==> inputs of job 7164 <==
// AXI_LITE_PROJ
module AXI_LITE_PROJ #(
    parameter   ADDRESS     =   32,
    parameter   DATA_WIDTH  =   32
)
(
    input                   clk,
    input                   reset_n,
    input      [31:0]       C_ADRR,
    input      [31:0]       C_DATA,
    input                   C_VALID,
    input                   C_VALID_R,
    input      [31:0]       C_ADRR_R,
    output     [31:0]       C_DATA_READ,
    input      [3:0 ]       C_STRB,
    output reg              READY_S
);
make LEC_CHECK=0 ABC_AREA=0 CAP_MARGIN=30 CELL_PAD_IN_SITES_GLOBAL_PLACEMENT=3 CORE_ASPECT_RATIO=0.56 CORE_MARGIN=2 CORE_UTILIZATION=40 CTS_CLUSTER_SIZE=50 GPL_ROUTABILITY_DRIVEN=1 GPL_TIMING_DRIVEN=0 PLACE_DENSITY_LB_ADDON=0.19 SLEW_MARGIN=30 finish   # period 7.69 ns
run.sh (not shown) runs the stock make flow with config.mk's settings and CLKGATE_MAP_FILE=.
==> job 3603 (differences from job 7164) <==
==> flow/config.mk (replaced) <==
export PLATFORM = sky130hd
export DESIGN_NAME = AXI_LITE_PROJ
export DESIGN_NICKNAME = AXI_LITE_PROJ
export VERILOG_FILES = /design/flow/design.v
export SDC_FILE = /design/flow/constraint.sdc
export NUM_CORES = 4
export LEC_CHECK = 0
export ABC_AREA = 0
export CAP_MARGIN = 20
export CELL_PAD_IN_SITES_GLOBAL_PLACEMENT = 2
export CORE_ASPECT_RATIO = 1.03
export CORE_MARGIN = 7
export CORE_UTILIZATION = 34
export CTS_CLUSTER_DIAMETER = 155
export GPL_ROUTABILITY_DRIVEN = 0
export MIN_ROUTING_LAYER = met1
export SETUP_SLACK_MARGIN = 0.58
export SLEW_MARGIN = 20
export TNS_END_PERCENT = 5
==> flow/constraint.sdc (replaced) <==
create_clock -name core_clock -period 7.87 [get_ports {clk}]
set_input_delay 1.5740 -clock core_clock [delete_from_list [all_inputs] [get_ports {clk}]]
set_output_delay 1.5740 -clock core_clock [all_outputs]
set_load 0.01 [all_outputs]
==> job 7208 (differences from job 7164) <==
==> flow/config.mk (replaced) <==
export PLATFORM = sky130hd
export DESIGN_NAME = AXI_LITE_PROJ
export DESIGN_NICKNAME = AXI_LITE_PROJ
export VERILOG_FILES = /design/flow/design.v
export SDC_FILE = /design/flow/constraint.sdc
export NUM_CORES = 4
export LEC_CHECK = 0
export CAP_MARGIN = 20
export CORE_MARGIN = 2
export CORE_UTILIZATION = 58
export CTS_CLUSTER_SIZE = 39
export PLACE_DENSITY = 0.6
export SLEW_MARGIN = 20
==> flow/constraint.sdc (replaced) <==
create_clock -name core_clock -period 6.42 [get_ports {clk}]
set_input_delay 1.2840 -clock core_clock [delete_from_list [all_inputs] [get_ports {clk}]]
set_output_delay 1.2840 -clock core_clock [all_outputs]
set_load 0.01 [all_outputs]
==> deck_impl_summary.md <==
Run Summary

Global routing
  • Total global-route track usage: 25.7%

Clock network
  • Postcts setup bufs: 22
  • Reg clk slew, reported paths: 0.03 ns

Route
  • Vias/cell: 5.84
  • Final WL: 191 mm

Timing
  • Final Worst Setup Slack: 0.0753 ns
  • Fin Setup TNS: 0 ns

Final layout
  • Fin cells: 6,700
  • Non-clk bufs: 453
  • Comb area share: 45.0%
  • Clock buf/inv share: 10.1%

Run status
  • Status: complete, no violations

Setup path
  • Worst Path Max Fanout: 8
  • R2r endpoint: AXI_S.slave_mem[26][3]
  • Crit-path most repeated cell: buf_6

Floorplan
  • Die x size: 374 µm

Power and ir drop
  • Reg power frac: 38.4%
the above is filed under job 3603

==> deck_impl_summary.md <==
Run Summary

Route
  • Final WL: 176 mm

Final layout
  • Non-clk bufs: 447

Timing
  • Final Worst Setup Slack: -0.413 ns
  • Fin Setup TNS: -131.76 ns
  • Final setup violation count: 512

Run status
  • Layout check failures: negative setup slack
  • Status: failed layout checks

Setup path
  • Crit-path most repeated cell: buf_12
the above is filed under job 7208

==> deck_impl_summary.md <==
Run Summary

Run status
  • Status: failed layout checks
  • Layout check failures: negative setup slack

Setup path
  • Crit-path most repeated cell: buf_12

Final layout
  • Comb area share: 46.6%
  • Non-clk bufs: 675

Timing
  • Final setup violation count: 51
  • Final Worst Setup Slack: -0.0935 ns
  • Fin Setup TNS: -1.33 ns

Floorplan
  • Die x size: 454 µm

Route
  • Vias/cell: 6.46

Clock network
  • Postcts setup bufs: 106
the above is filed under job 7164

Power is estimated from default activity; no workload was simulated.
